==> run a <==
Design Hq2x, start of the top module:
module Hq2x #(parameter LENGTH = 16, parameter HALF_DEPTH = 1, parameter DWIDTH = HALF_DEPTH ? 11 : 23)
(
	input             clk,
	input             ce_in,
	input  [DWIDTH:0] inputpixel,
	input             mono,
	input             disable_hq2x,
	input             reset_frame,
	input             reset_line,
	input             ce_out,
	input       [1:0] read_y,
	input             hblank,
	output [DWIDTH:0] outpixel
);
Settings: LEC_CHECK=0, ABC_AREA=1, CAP_MARGIN=20, CELL_PAD_IN_SITES_DETAIL_PLACEMENT=2, CELL_PAD_IN_SITES_GLOBAL_PLACEMENT=3, CORE_ASPECT_RATIO=0.7, CORE_MARGIN=3, CORE_UTILIZATION=45, GPL_ROUTABILITY_DRIVEN=1, MAX_ROUTING_LAYER=met4, PLACE_DENSITY_LB_ADDON=0.01, SETUP_SLACK_MARGIN=0.33, SLEW_MARGIN=20; clock period 8.0 ns.
run.sh (not shown) runs the stock make flow with config.mk's settings and CLKGATE_MAP_FILE=.
==> inputs of run b, as changes to run a <==
ABC_AREA = unset   (was 1)
CELL_PAD_IN_SITES_DETAIL_PLACEMENT = unset   (was 2)
CELL_PAD_IN_SITES_GLOBAL_PLACEMENT = unset   (was 3)
CORE_ASPECT_RATIO = unset   (was 0.7)
CORE_MARGIN = 2   (was 3)
CORE_UTILIZATION = 70   (was 45)
GPL_ROUTABILITY_DRIVEN = unset   (was 1)
MAX_ROUTING_LAYER = unset   (was met4)
PLACE_DENSITY = 0.6   (was unset)
PLACE_DENSITY_LB_ADDON = unset   (was 0.01)
SETUP_SLACK_MARGIN = unset   (was 0.33)
==> flow/constraint.sdc (replaced) <==
create_clock -name core_clock -period 5.4 [get_ports {clk}]
set_input_delay 1.0800 -clock core_clock [delete_from_list [all_inputs] [get_ports {clk}]]
set_output_delay 1.0800 -clock core_clock [all_outputs]
set_load 0.01 [all_outputs]
==> impl_results.rst <==
Run summary
-----------

.. list-table::
   :header-rows: 1

   * - Metric
     - Value
   * - Result of the run
     - complete, no violations
   * - Via density
     - 6.25
   * - Combinational Power
     - 10.5 mW
   * - Number of buffers added by the clock tree synthesis step
     - 286
   * - R2r endpoint
     - blender.i30[12]$_DFFE_PP_
   * - Cell area reported after detailed placement
     - 128000 um2
   * - Fillers
     - 26400
   * - Post-route cell area
     - 138000 um2
   * - Worst slew pin tran
     - 1.24 ns
   * - Adder-cell share of the synthesized area
     - 4.50%
   * - Share of the final layout cell area in multi-input gates
     - 25.9%
That was run a.
==> impl_results.rst <==
Run summary
-----------

.. list-table::
   :header-rows: 1

   * - Metric
     - Value
   * - Result of the run
     - complete, but fails checks
   * - Violated checks
     - setup timing
   * - Worst slew pin tran
     - 1.23 ns
   * - Share of the final layout cell area in multi-input gates
     - 27.4%
   * - Endpoints failing hold
     - 0
   * - Clock buf/inv share
     - 6.35%
   * - Final setup fails
     - 71
   * - Cell area reported after detailed placement
     - 130000 um2
   * - Sum of buffers and inverters on the critical path
     - 8
   * - Post-route cell area
     - 142000 um2
   * - Via density
     - 6.95
   * - Adder-cell share of the synthesized area
     - 4.57%
   * - Fillers
     - 8100
   * - Power Sequential
     - 25.9 mW
   * - Combinational Power
     - 17.7 mW
   * - Setup slack of the critical path after layout
     - -0.607 ns
That was run b.

========
==> job 9132 <==
Starting RTL as in the previous note.
// Hq2x
module Hq2x #(parameter LENGTH = 16, parameter HALF_DEPTH = 1, parameter DWIDTH = HALF_DEPTH ? 11 : 23)
(
	input             clk,
	input             ce_in,
	input  [DWIDTH:0] inputpixel,
	input             mono,
	input             disable_hq2x,
	input             reset_frame,
	input             reset_line,
	input             ce_out,
	input       [1:0] read_y,
	input             hblank,
	output [DWIDTH:0] outpixel
);
==> flow/config.mk <==
export PLATFORM = sky130hd
export DESIGN_NAME = Hq2x
export DESIGN_NICKNAME = Hq2x
export VERILOG_FILES = /design/flow/design.v
export SDC_FILE = /design/flow/constraint.sdc
export NUM_CORES = 4
export LEC_CHECK = 0
export ABC_AREA = 1
export CAP_MARGIN = 20
export CELL_PAD_IN_SITES_DETAIL_PLACEMENT = 2
export CELL_PAD_IN_SITES_GLOBAL_PLACEMENT = 3
export CORE_ASPECT_RATIO = 0.7
export CORE_MARGIN = 2
export CORE_UTILIZATION = 45
export GPL_ROUTABILITY_DRIVEN = 1
export MAX_ROUTING_LAYER = met4
export PLACE_DENSITY = 0.6
export SETUP_SLACK_MARGIN = 0.33
export SLEW_MARGIN = 20
==> flow/constraint.sdc <==
create_clock -name core_clock -period 8.0 [get_ports {clk}]
set_input_delay 1.6000 -clock core_clock [delete_from_list [all_inputs] [get_ports {clk}]]
set_output_delay 1.6000 -clock core_clock [all_outputs]
set_load 0.01 [all_outputs]
==> job 3967: changes against job 9132 <==
- ABC_AREA: 1 -> default
- CELL_PAD_IN_SITES_DETAIL_PLACEMENT: 2 -> default
- CELL_PAD_IN_SITES_GLOBAL_PLACEMENT: 3 -> default
- CORE_ASPECT_RATIO: 0.7 -> default
- GPL_ROUTABILITY_DRIVEN: 1 -> default
- MAX_ROUTING_LAYER: met4 -> default
- SETUP_SLACK_MARGIN: 0.33 -> default
==> flow/constraint.sdc (replaced) <==
create_clock -name core_clock -period 4.5 [get_ports {clk}]
set_input_delay 0.9000 -clock core_clock [delete_from_list [all_inputs] [get_ports {clk}]]
set_output_delay 0.9000 -clock core_clock [all_outputs]
set_load 0.01 [all_outputs]
==> job 2561: changes against job 9132 <==
- ABC_AREA: 1 -> default
- CELL_PAD_IN_SITES_DETAIL_PLACEMENT: 2 -> default
- CELL_PAD_IN_SITES_GLOBAL_PLACEMENT: 3 -> default
- CORE_ASPECT_RATIO: 0.7 -> default
- GPL_ROUTABILITY_DRIVEN: 1 -> default
- MAX_ROUTING_LAYER: met4 -> default
- SETUP_SLACK_MARGIN: 0.33 -> default
==> flow/constraint.sdc (replaced) <==
create_clock -name core_clock -period 7.21 [get_ports {clk}]
set_input_delay 1.4420 -clock core_clock [delete_from_list [all_inputs] [get_ports {clk}]]
set_output_delay 1.4420 -clock core_clock [all_outputs]
set_load 0.01 [all_outputs]
==> results <==
Job 3967 reached the layout checks and failed them: negative setup slack. Job 9132 completed without violations. Job 2561 produced a clean layout. Sequential share of layout area, highest first: job 2561, job 9132, job 3967. Worst setup slack, highest first: job 9132, job 2561, job 3967. Sequential cell count is the same in job 9132 and job 2561. Against job 3967, the critical path depth of job 9132 is higher by 4. The highest clock skew belongs to job 3967, the lowest to job 2561. Global-route usage: job 2561 < job 3967 < job 9132. Between job 9132 and job 2561, the lower count of clock-buffer cells in the layout is in job 2561 (gap 2). Utilization: job 3967 > job 2561 > job 9132. Total power: job 3967 > job 2561 > job 9132. Clock power, highest first: job 3967, job 2561, job 9132. Register-to-register slack: job 9132 is better than job 3967 (2300 ps).
==> figures <==
| item | job 2561 | job 9132 | job 3967 |
|---|---|---|---|
| Complex Gates by Area | 4.90% | 12.0% | 4.90% |
| Seq group | 19300 µW | 17400 µW | 30900 µW |
| Leakage | 0.0468 µW | 0.0494 µW | 0.0511 µW |
| Mapped Avg Cell Area | 17.5 µm² | 11.9 µm² | 17.5 µm² |
| Met1 wire length | 135 mm | 216 mm | 134 mm |
| Non-clock buffering overhead in the final layout | 1.36% | 1.62% | 5.81% |
| Floorplan die width | 524 µm | 631 µm | 524 µm |
| Share of power burned in the clock network | 34.6% | 32.7% | 30.7% |
| Worst slack after detailed placement | 309 ps | 1010 ps | -1510 ps |
| Final cell utilization of the core | 50.7% | 50.3% | 53.9% |
| Result of the run | timing/DRC/antenna clean | timing/DRC/antenna clean | finished with violations |
| Reasons for failing layout checks | - | - | negative setup slack |
| Simple share | 3.98% | 9.95% | 3.98% |
| Insertion delay to the later sink of the worst-skew pair | 910 ps | 890 ps | 930 ps |
| Post-placement cell count | 10400 | 13700 | 11100 |
| Number of inserted filler cells in the final layout | 21800 | 26400 | 21200 |
| Critical path buffer and inverter count | 6 | 4 | 5 |
| Number of multi-input combinational cells | 3548 | 6273 | 3548 |
| DRC marker count from the first detailed-route iteration | 6279 | 10700 | 6267 |
| Met2 Resource Use GR | 32.3% | 51.4% | 36.1% |
| Top routing layer in use | met5 | met4 | met5 |
| Adder and majority gate portion of the synthesized area | 4.57% | 4.50% | 4.57% |
| Switching Power | 12200 µW | 13800 µW | 21600 µW |
| Logic depth of the worst setup path including buffers | 31 | 29 | 25 |

========
==> job 6523 <==
Starting RTL as in the previous note.
clock: 4.6 ns
lec_check: 0
abc_area: 0
cap_margin: 15
cell_pad_in_sites_detail_placement: 0
core_aspect_ratio: 1.15
core_margin: 2
core_utilization: 72
cts_cluster_diameter: 360
cts_cluster_size: 24
gpl_routability_driven: 1
max_routing_layer: met5
min_routing_layer: met1
setup_slack_margin: -0.33
slew_margin: 20
tns_end_percent: 75
==> inputs of job 5142, as changes to job 6523 <==
==> flow/config.mk (replaced) <==
export PLATFORM = sky130hd
export DESIGN_NAME = Hq2x
export DESIGN_NICKNAME = Hq2x
export VERILOG_FILES = /design/flow/design.v
export SDC_FILE = /design/flow/constraint.sdc
export NUM_CORES = 4
export LEC_CHECK = 0
export CAP_MARGIN = 20
export CORE_MARGIN = 2
export CORE_UTILIZATION = 72
export CTS_CLUSTER_DIAMETER = 258
export PLACE_DENSITY = 0.6
export SLEW_MARGIN = 20
==> flow/constraint.sdc (replaced) <==
create_clock -name core_clock -period 4.01 [get_ports {clk}]
set_input_delay 0.8020 -clock core_clock [delete_from_list [all_inputs] [get_ports {clk}]]
set_output_delay 0.8020 -clock core_clock [all_outputs]
set_load 0.01 [all_outputs]
==> inputs of job 8946, as changes to job 6523 <==
==> flow/config.mk (replaced) <==
export PLATFORM = sky130hd
export DESIGN_NAME = Hq2x
export DESIGN_NICKNAME = Hq2x
export VERILOG_FILES = /design/flow/design.v
export SDC_FILE = /design/flow/constraint.sdc
export NUM_CORES = 4
export LEC_CHECK = 0
export CAP_MARGIN = 40
export CORE_MARGIN = 2
export CORE_UTILIZATION = 72
export PLACE_DENSITY = 0.6
export SETUP_SLACK_MARGIN = -0.27
export SLEW_MARGIN = 20
==> flow/constraint.sdc (replaced) <==
create_clock -name core_clock -period 5.54 [get_ports {clk}]
set_input_delay 1.1080 -clock core_clock [delete_from_list [all_inputs] [get_ports {clk}]]
set_output_delay 1.1080 -clock core_clock [all_outputs]
set_load 0.01 [all_outputs]
==> comparison table <==
                                                                                             job 5142                    job 8946                    job 6523
Critical Path Slowest Stage Cell                                                               or4b_4                      or4b_4                    edfxtp_1
Bufs and invs on worst path                                                                         4                          10                           4
Post-CTS setup repair buffer count                                                                 58                          68                          53
Area overhead of the layout relative to synthesis                                               18.6%                       17.1%                       12.8%
Part of the total power dissipated in sequential elements                                       39.3%                       39.6%                       47.1%
Clock Power Share                                                                               30.8%                       31.5%                       21.1%
WL final                                                                                    388000 um                   385000 um                   322000 um
Per-cell routed wire length                                                                   37.5 um                     38.0 um                     32.2 um
Met3 Wirelength                                                                              53900 um                    53300 um                    30800 um
Overall Global Routing Usage                                                                    42.7%                       41.0%                       37.7%
Post-Place Cell Area                                                                        0.132 mm2                   0.130 mm2                   0.131 mm2
Hold/Removal Path Class                                                                     in -> reg                  reg -> reg                  reg -> reg
Number of global-route vias before repair                                                       74.7k                       72.7k                       70.1k
Layout net count                                                                                 8349                        8120                        8111
Fraction of area in registers                                                                   57.7%                       58.4%                       60.7%
Number of buffers on the longest clock path                                                         4                           4                           3
HPWL Detailed                                                                               187000 um                   186000 um                   187000 um
Capture point of the critical path                                                        nextpatt[7]             blender.i20[22]          blender.Result[22]
Antenna diode instance count                                                                       10                          10                           4
Clock Power                                                                                   27.3 mW                     19.9 mW                     13.5 mW
Longest individual stage delay on the worst path                                              0.46 ns                     0.49 ns                     0.56 ns
Final Core Density                                                                              85.7%                       84.6%                       81.9%
Result of the run                                                          complete, but fails checks  complete, but fails checks  complete, but fails checks
Layout check failures                                                            negative setup slack        negative setup slack        negative setup slack
Setup TNS                                                                                  -146.72 ns                   -35.26 ns                   -88.49 ns
Number of search-and-repair iterations in the first detailed-routing pass                           8                           9                           6
Buffers outside the clock class                                                                  1007                         773                         919
Max-slew headroom                                                                               6.51%                       27.4%                       24.8%

========
==> run C <==
Hq2x again, from the RTL that the note above started with.
==> flow/design.v (excerpt) <==
module Hq2x #(parameter LENGTH = 16, parameter HALF_DEPTH = 1, parameter DWIDTH = HALF_DEPTH ? 11 : 23)
(
	input             clk,
	input             ce_in,
	input  [DWIDTH:0] inputpixel,
	input             mono,
	input             disable_hq2x,
	input             reset_frame,
	input             reset_line,
	input             ce_out,
	input       [1:0] read_y,
	input             hblank,
	output [DWIDTH:0] outpixel
);
make LEC_CHECK=0 ABC_AREA=0 CAP_MARGIN=15 CELL_PAD_IN_SITES_DETAIL_PLACEMENT=2 CELL_PAD_IN_SITES_GLOBAL_PLACEMENT=0 CORE_ASPECT_RATIO=0.98 CORE_MARGIN=10 CORE_UTILIZATION=22 CTS_CLUSTER_DIAMETER=110 GPL_ROUTABILITY_DRIVEN=0 GPL_TIMING_DRIVEN=0 HOLD_SLACK_MARGIN=0.28 MAX_ROUTING_LAYER=met4 MIN_ROUTING_LAYER=met2 PLACE_DENSITY_LB_ADDON=0.15 SETUP_SLACK_MARGIN=-0.12 SLEW_MARGIN=15 TNS_END_PERCENT=90 finish   # period 5.35 ns
==> run A (differences from run C) <==
--- a/flow/config.mk
+++ b/flow/config.mk
@@ -20,5 +20,4 @@
 export MIN_ROUTING_LAYER = met2
 export PLACE_DENSITY_LB_ADDON = 0.15
-export SETUP_SLACK_MARGIN = -0.12
 export SLEW_MARGIN = 15
 export TNS_END_PERCENT = 90
==> flow/constraint.sdc (replaced) <==
create_clock -name core_clock -period 4.25 [get_ports {clk}]
set_input_delay 0.8500 -clock core_clock [delete_from_list [all_inputs] [get_ports {clk}]]
set_output_delay 0.8500 -clock core_clock [all_outputs]
set_load 0.01 [all_outputs]
==> run D (differences from run C) <==
==> flow/config.mk (replaced) <==
export PLATFORM = sky130hd
export DESIGN_NAME = Hq2x
export DESIGN_NICKNAME = Hq2x
export VERILOG_FILES = /design/flow/design.v
export SDC_FILE = /design/flow/constraint.sdc
export NUM_CORES = 4
export LEC_CHECK = 0
export ABC_AREA = 1
export CAP_MARGIN = 0
export CORE_MARGIN = 2
export CORE_UTILIZATION = 72
export CTS_CLUSTER_SIZE = 10
export PLACE_DENSITY_LB_ADDON = 0.09
export SLEW_MARGIN = 20
==> flow/constraint.sdc (replaced) <==
create_clock -name core_clock -period 4.69 [get_ports {clk}]
set_input_delay 0.9380 -clock core_clock [delete_from_list [all_inputs] [get_ports {clk}]]
set_output_delay 0.9380 -clock core_clock [all_outputs]
set_load 0.01 [all_outputs]
==> run K (differences from run C) <==
==> flow/config.mk (replaced) <==
export PLATFORM = sky130hd
export DESIGN_NAME = Hq2x
export DESIGN_NICKNAME = Hq2x
export VERILOG_FILES = /design/flow/design.v
export SDC_FILE = /design/flow/constraint.sdc
export NUM_CORES = 4
export LEC_CHECK = 0
export ABC_AREA = 1
export CAP_MARGIN = 20
export CORE_MARGIN = 2
export CORE_UTILIZATION = 68
export PLACE_DENSITY = 0.6
export SLEW_MARGIN = 20
==> flow/constraint.sdc (replaced) <==
create_clock -name core_clock -period 5.39 [get_ports {clk}]
set_input_delay 1.0780 -clock core_clock [delete_from_list [all_inputs] [get_ports {clk}]]
set_output_delay 1.0780 -clock core_clock [all_outputs]
set_load 0.01 [all_outputs]
==> run_results.csv <==
group,metric,value,unit
run_status,outcome,"complete, but fails checks",
run_status,violations,"negative setup slack",
place,dp_hpwl,203000,µm
synthesis,ys_types,58,
timing,setup_viol,75,
timing,worst_slack,-0.930,ns
synthesis,postSynthAreaPerCell,11.9,µm²
min_path,holdPathEnd,"nextpatt[2]",
finish,fin_util,85.4,%
grt,track_usage,40.7,%
setup_path,endpoint,"blender.Result[17]",
setup_path,cp.depth,34,
grt,grt_use_met3,9.10,%
finish,syn2layout_area_growth,18.1,%
synthesis,synthesis.nets,10800,
pwr,comb_power_share,31.7,%
detailed_routing,wl_met2,169000,µm
setup_path,crit_buf_inv,6,
That was run D.
==> run_results.csv <==
group,metric,value,unit
run_status,outcome,"complete, but fails checks",
run_status,violations,"antenna violations, negative setup slack",
detailed_routing,wl_met2,217000,µm
finish,syn2layout_area_growth,23.7,%
finish,fin_util,27.3,%
setup_path,crit_buf_inv,7,
place,dp_hpwl,298000,µm
timing,worst_slack,-2.08,ns
grt,track_usage,22.2,%
synthesis,postSynthAreaPerCell,17.5,µm²
timing,setup_viol,75,
detailed_routing,antenna_left,1,
synthesis,synthesis.nets,7380,
That was run A.
==> run_results.csv <==
group,metric,value,unit
timing,worst_slack,-0.192,ns
synthesis,ys_types,58,
setup_path,crit_buf_inv,6,
run_status,outcome,"complete, but fails checks",
min_path,holdPathEnd,"blender.i1[23]",
run_status,violations,"negative setup slack",
place,dp_hpwl,204000,µm
setup_path,endpoint,"blender.Result[23]",
pwr,comb_power_share,29.7,%
synthesis,postSynthAreaPerCell,11.9,µm²
timing,setup_viol,31,
That was run K.
==> run_results.csv <==
group,metric,value,unit
run_status,outcome,"complete, but fails checks",
run_status,violations,"negative setup slack",
finish,fin_util,27.5,%
synthesis,ys_types,78,
grt,grt_use_met3,30.8,%
timing,worst_slack,-1.09,ns
place,dp_hpwl,299000,µm
timing,setup_viol,71,
min_path,holdPathEnd,"wrdata_finished[2]",
That was run C.
No activity file was given, so power comes from the tool's default toggle rates.
